run A:
==> flow/design.v (excerpt) <==
module top_module_d11(
    i_clk,
    i_reset,
    i_start,
    i_load,
    i_enc_dec,
    i_pt1,
    i_pt2,
    i_key1,
    i_key2,
    i_r,
    o_ct1,
    o_ct2,
    o_done
);
clock: 6.0 ns
lec_check: 0
cap_margin: 20
cell_pad_in_sites_detail_placement: 0
cell_pad_in_sites_global_placement: 2
core_aspect_ratio: 1.73
core_margin: 8
core_utilization: 30
cts_cluster_size: 36
gpl_routability_driven: 0
hold_slack_margin: 0.04
max_routing_layer: met5
place_density_lb_addon: 0.06
slew_margin: 5
tns_end_percent: 65
run.sh (not shown) runs the stock make flow with config.mk's settings and CLKGATE_MAP_FILE=.
Changes in run B relative to run A:
- clearing HOLD_SLACK_MARGIN, which used to be 0.04
- clearing PLACE_DENSITY_LB_ADDON, which used to be 0.06
- swapping 36 for 37 in CTS_CLUSTER_SIZE
- clearing GPL_ROUTABILITY_DRIVEN, which used to be 0
- clearing CELL_PAD_IN_SITES_GLOBAL_PLACEMENT, which used to be 2
- clearing CELL_PAD_IN_SITES_DETAIL_PLACEMENT, which used to be 0
- clearing MAX_ROUTING_LAYER, which used to be met5
- clearing CORE_ASPECT_RATIO, which used to be 1.73
- swapping 5 for 20 in SLEW_MARGIN
- swapping 30 for 70 in CORE_UTILIZATION
- clearing TNS_END_PERCENT, which used to be 65
- swapping 8 for 2 in CORE_MARGIN
- swapping 6.0 for 4.75 in the clock period (ns, I/O delays scaled along)
[summary]
Delta (run B minus run A): utilization after layout has increased; clock-buffer cell count has increased; total wire length after detailed routing has decreased.
Run B -> stages 100% | layout checks FAIL | setup timing
Total routed wire length on the met1 layer: higher on run A
Run A → run B: post-route fraction of the period consumed by the critical path rose 6.7 points, total routing usage reported by global routing rose 29 points, total CTS buffers fell about 4%, filler-free cell count of the finished design fell 16%.
Relative to run B, the following input files were edited for run C:
- SETUP_SLACK_MARGIN: unset -> 0.86
- the clock period (ns, I/O delays scaled along): 4.75 -> 3.22
==> results <==
- FAIL run C @ clock tree synthesis: tool exited with error
- Run C against run B: synthesized area comparable; total cell area at the placement stage now larger; cell count after placement now larger; final HPWL from detailed placement now larger.
Edits applied to the flow inputs when going from run C to run D:
- CTS_CLUSTER_SIZE: 37 -> unset
- SETUP_SLACK_MARGIN: 0.86 -> 0.1
- CORE_UTILIZATION: 70 -> 40
- the clock period (ns, I/O delays scaled along): 3.22 -> 6.0
Results
- Comparing final HPWL from detailed placement for run D and run C, the bigger number came from run D.
- Status | run D and run C | clean except run C
- Run C is listed as incomplete: the tool reported an error in clock tree synthesis and the run ended there.
- In terms of synthesized area, run D and run C differ only marginally.
- Re fraction of synthesized cell area in xor and xnor cells: no difference whatsoever between run C and run D.
- Changes observed in run D relative to run C: post-place setup slack saw an increase; post-synthesis instance total closely matched the old numbers; area of the core region rose by about 75%.
- Run D against run C: placed instance area shrank by about 8%, horizontal die dimension grew by 32%, floorplan-stage core utilization shrank by 30 points.
- Compared with run C, die area in run D increased by more than half.


Starting RTL as in the previous note.
Design top_module_d11, start of the top module:
module top_module_d11(
    i_clk,
    i_reset,
    i_start,
    i_load,
    i_enc_dec,
    i_pt1,
    i_pt2,
    i_key1,
    i_key2,
    i_r,
    o_ct1,
    o_ct2,
    o_done
);
input  i_start;
input  i_clk;
input  i_reset;
input  i_enc_dec;
input  i_load;
input  [191 : 0] i_r;
input  [63 : 0] i_pt1;
input  [63 : 0] i_pt2;
input  [127 : 0] i_key1;
input  [127 : 0] i_key2;
output wire [63 : 0] o_ct1;
output wire [63 : 0] o_ct2;
output wire o_done;
parameter IDLE = 2'b0, ROUND_FW = 2'b10, ROUND_BW = 2'b11, HALT = 2'b01;
reg [3 : 0] rnd_cnt;
reg [3 : 0] rnd_next;
reg  subrnd_cnt;
reg  subrnd_next;
reg [1 : 0] state;
reg [1 : 0] next_state;
reg done_reg;
reg done_next;
reg sel1, sel2, sel3, sel4;
reg [3 : 0] rc_sel;
wire rk_sel;
wire [3 : 0] rc_in_xor;
reg enc_dec_reg;
reg enc_dec_next;
wire  [63:0] RCarray [15 : 0];
reg [63 : 0] RC_in;
assign  RCarray[0]  =  64'h0;
assign  RCarray[1]  =  64'h0;
assign  RCarray[2]  =  64'h0;
assign  RCarray[3]  =  64'h13198a2e03707344;
assign  RCarray[4]  =  64'ha4093822299f31d0;
assign  RCarray[5]  =  64'h082efa98ec4e6c89;
assign  RCarray[6]  =  64'h452821e638d01377;
assign  RCarray[7]  =  64'hbe5466cf34e90c6c;
assign  RCarray[8]  =  64'h7ef84f78fd955cb1;
assign  RCarray[9]  =  64'h85840851f1ac43aa;
assign  RCarray[10] =  64'hc882d32f25323c54;
assign  RCarray[11] =  64'h64a51195e0e3610d;
assign  RCarray[12] =  64'hd3b5a399ca0c2399;
assign  RCarray[13] =  64'hc0ac29b7c97c50dd;
assign  RCarray[14]  =  64'h0;
assign  RCarray[15]  =  64'h0;
always @(rc_sel or RCarray[12] or RCarray[13] or RCarray[2] or
         RCarray[3] or RCarray[4] or RCarray[5] or RCarray[6] or 
  ...
clock: 3.38 ns
lec_check: 0
cap_margin: 20
core_margin: 2
core_utilization: 72
cts_cluster_diameter: 178
cts_cluster_size: 99
place_density: 0.41
setup_slack_margin: 0.77
slew_margin: 20
tns_end_percent: 5
The first run died in global routing (5_1_grt) with GRT-0116.
Next try:
Settings changed: CORE_UTILIZATION 72 to 58, CTS_CLUSTER_DIAMETER 178 to not set, CTS_CLUSTER_SIZE 99 to not set, PLACE_DENSITY 0.41 to not set, SETUP_SLACK_MARGIN 0.77 to not set, TNS_END_PERCENT 5 to not set.
Clock period 3.38 ns to 4.04 ns, I/O delays scaled along.
- Now the flow finished but fails on setup timing
- synthesized cell count does not change
- area after synthesis does not change
- die area rose by 24%
Next try:
Settings changed: ABC_AREA set to 1, CTS_CLUSTER_DIAMETER set to 253.
Clock period 4.04 ns to 3.7 ns, I/O delays scaled along.
After rerunning: The new run finished with setup timing left; hold slack got worse by 0.0068 ns; clock-buffer cell count rose by 5; routed wire length rose by 28%; global-route usage rose by 8.3 points; design area rose by about 7%; register-to-register slack got worse by 1.1 ns; final cell count rose by about 28%; critical path depth rose by 14; sequential share of layout area fell by 1.9 points.
Next try:
Settings changed: CTS_CLUSTER_DIAMETER 253 to not set, SETUP_SLACK_MARGIN set to 0.34.
Clock period 3.7 ns to 3.2 ns, I/O delays scaled along.
The new run never finished: it broke off in global routing (5_1_grt).
Die area does not change.
Synthesized cell count is unchanged.
Synthesized area does not change.
